==> flow/design.v (excerpt) <==
module pic_buffer_v2 #(
    parameter DSIZE = 8,
    parameter IMAGE_WIDTH = 256,
    parameter IMAGE_LENGTH= 256,
    parameter BUFFER_SIZE = IMAGE_WIDTH*2+3
) (
	input               clk, 
    input               rst_n,
    input               frame_start,
    input               shift,
	input  [DSIZE-1:0]  sr_in,
    output rng_flag,
    output              sr_pixel_valid,
    output [DSIZE-1:0]  sr_pixel_0, sr_pixel_1, sr_pixel_2,
    output [DSIZE-1:0]  sr_pixel_3, sr_pixel_4, sr_pixel_5,
    output [DSIZE-1:0]  sr_pixel_6, sr_pixel_7, sr_pixel_8 
);
localparam IMAGE_SIZE           = IMAGE_WIDTH*IMAGE_LENGTH;
localparam ISIZE                = $clog2(IMAGE_SIZE+1);
localparam STARTING_OFFSET      = IMAGE_WIDTH+1;
localparam BUFFER_TOP_OFFSET    = IMAGE_WIDTH+2-1;
localparam BUFFER_BOT_OFFSET    = IMAGE_SIZE-IMAGE_WIDTH-1;
localparam WSIZE                = $clog2(IMAGE_WIDTH+1);
localparam CSIZE                = $clog2(STARTING_OFFSET);
localparam TOP_LIMIT = 2*IMAGE_WIDTH-1;
localparam BOT_LIMIT = IMAGE_SIZE-IMAGE_WIDTH-1;
reg [DSIZE-1:0] sr [BUFFER_SIZE-1:0];
reg 			sr_valid;
reg [ISIZE-1:0] image_counter;
reg [WSIZE-1:0] column_counter;
reg [CSIZE-1:0] offset_counter;
wire bottom_shift;
wire init_tag,t_tag,rm_tag,b_tag,r_tag,cm_tag,l_tag;
reg activate_rng;
assign rng_flag = activate_rng;
always @(posedge clk, negedge rst_n) begin
    if (!rst_n) begin
        activate_rng    <= 1'b0;
    end else begin
        if (offset_counter == IMAGE_WIDTH || offset_counter == IMAGE_WIDTH + 1) begin
            activate_rng <= 1'b1;
        end else if (!shift) begin
            activate_rng <= 1'b0;
        end
    end
end
always @(posedge clk, negedge rst_n) begin
    if (!rst_n) begin
        image_counter   <=  'd0;
        column_counter  <=  'd0;
        offset_counter <='d0;
        sr_valid        <= 1'b0;
    end else if (frame_start) begin
        image_counter       <=  'd0;
        offset_counter      <=  'd0;
        column_counter      <=  'd0;
        sr_valid            <= 1'b0;
    end else if ((shift) && (offset_counter <  STARTING_OFFSET)) begin
        sr_valid            <= 1'b0;
        image_counter       <=  'd0;
        column_counter      <=  'd0;
  ...
export LEC_CHECK = 0
export ABC_AREA = 1
export CAP_MARGIN = 20
export CORE_MARGIN = 2
export CORE_UTILIZATION = 72
export CTS_CLUSTER_DIAMETER = 379
export CTS_CLUSTER_SIZE = 97
export PLACE_DENSITY = 0.36
export SLEW_MARGIN = 20
export SYNTH_MEMORY_MAX_BITS = 16384
export TNS_END_PERCENT = 5
create_clock -name core_clock -period 2.48 [get_ports {clk}]
run.sh (not shown) runs the stock make flow with config.mk's settings and CLKGATE_MAP_FILE=.
The first run never finished: it broke off in 4_1_cts (DPL-0033).
Then changed:
--- a/flow/config.mk
+++ b/flow/config.mk
@@ -9,0 +10 @@
+export CORE_ASPECT_RATIO = 0.5
@@ -12,3 +13,4 @@
-export CTS_CLUSTER_DIAMETER = 379
-export CTS_CLUSTER_SIZE = 97
-export PLACE_DENSITY = 0.36
+export CTS_CLUSTER_DIAMETER = 313
+export CTS_CLUSTER_SIZE = 100
+export PLACE_DENSITY = 0.6
+export SETUP_SLACK_MARGIN = 0.23
==> flow/constraint.sdc (replaced) <==
create_clock -name core_clock -period 1.51 [get_ports {clk}]
set_input_delay 0.3020 -clock core_clock [delete_from_list [all_inputs] [get_ports {clk}]]
set_output_delay 0.3020 -clock core_clock [all_outputs]
set_load 0.01 [all_outputs]
Effect:
- The changed run died in 3_5_place_dp (DPL-0033)
- area after synthesis stays the same
- die area is about the same
- synthesized cell count is unchanged
Then changed:
--- a/flow/config.mk
+++ b/flow/config.mk
@@ -10 +9,0 @@
-export CORE_ASPECT_RATIO = 0.5
@@ -13,4 +12,3 @@
-export CTS_CLUSTER_DIAMETER = 313
-export CTS_CLUSTER_SIZE = 100
-export PLACE_DENSITY = 0.6
-export SETUP_SLACK_MARGIN = 0.23
+export CTS_CLUSTER_DIAMETER = 199
+export CTS_CLUSTER_SIZE = 10
+export PLACE_DENSITY_LB_ADDON = 0.14
@@ -19 +16,0 @@
-export TNS_END_PERCENT = 5
==> flow/constraint.sdc (replaced) <==
create_clock -name core_clock -period 3.25 [get_ports {clk}]
set_input_delay 0.6500 -clock core_clock [delete_from_list [all_inputs] [get_ports {clk}]]
set_output_delay 0.6500 -clock core_clock [all_outputs]
set_load 0.01 [all_outputs]
Result:
- The new run died in 4_1_cts
- area after synthesis does not change
- synthesized cell count is unchanged
- die area is about the same
Then changed:
--- a/flow/config.mk
+++ b/flow/config.mk
@@ -8 +7,0 @@
-export ABC_AREA = 1
@@ -11,4 +10,2 @@
-export CORE_UTILIZATION = 72
-export CTS_CLUSTER_DIAMETER = 199
-export CTS_CLUSTER_SIZE = 10
-export PLACE_DENSITY_LB_ADDON = 0.14
+export CORE_UTILIZATION = 50
+export PLACE_DENSITY = 0.6
==> flow/constraint.sdc (replaced) <==
create_clock -name core_clock -period 4.6 [get_ports {clk}]
set_input_delay 0.9200 -clock core_clock [delete_from_list [all_inputs] [get_ports {clk}]]
set_output_delay 0.9200 -clock core_clock [all_outputs]
set_load 0.01 [all_outputs]
The changed run passed the timing, design-rule and antenna checks.
Area after synthesis barely changes.
Die size went up by 43%.
Synthesized cell count goes down by 4.1%.
Then changed:
--- a/flow/config.mk
+++ b/flow/config.mk
@@ -10 +10,2 @@
-export CORE_UTILIZATION = 50
+export CORE_UTILIZATION = 70
+export CTS_CLUSTER_SIZE = 48
==> flow/constraint.sdc (replaced) <==
create_clock -name core_clock -period 3.62 [get_ports {clk}]
set_input_delay 0.7240 -clock core_clock [delete_from_list [all_inputs] [get_ports {clk}]]
set_output_delay 0.7240 -clock core_clock [all_outputs]
set_load 0.01 [all_outputs]
Outcome: The new run did not get past 4_1_cts; synthesized cell count is unchanged; synthesized area stays the same; die size goes down by a quarter to a third.
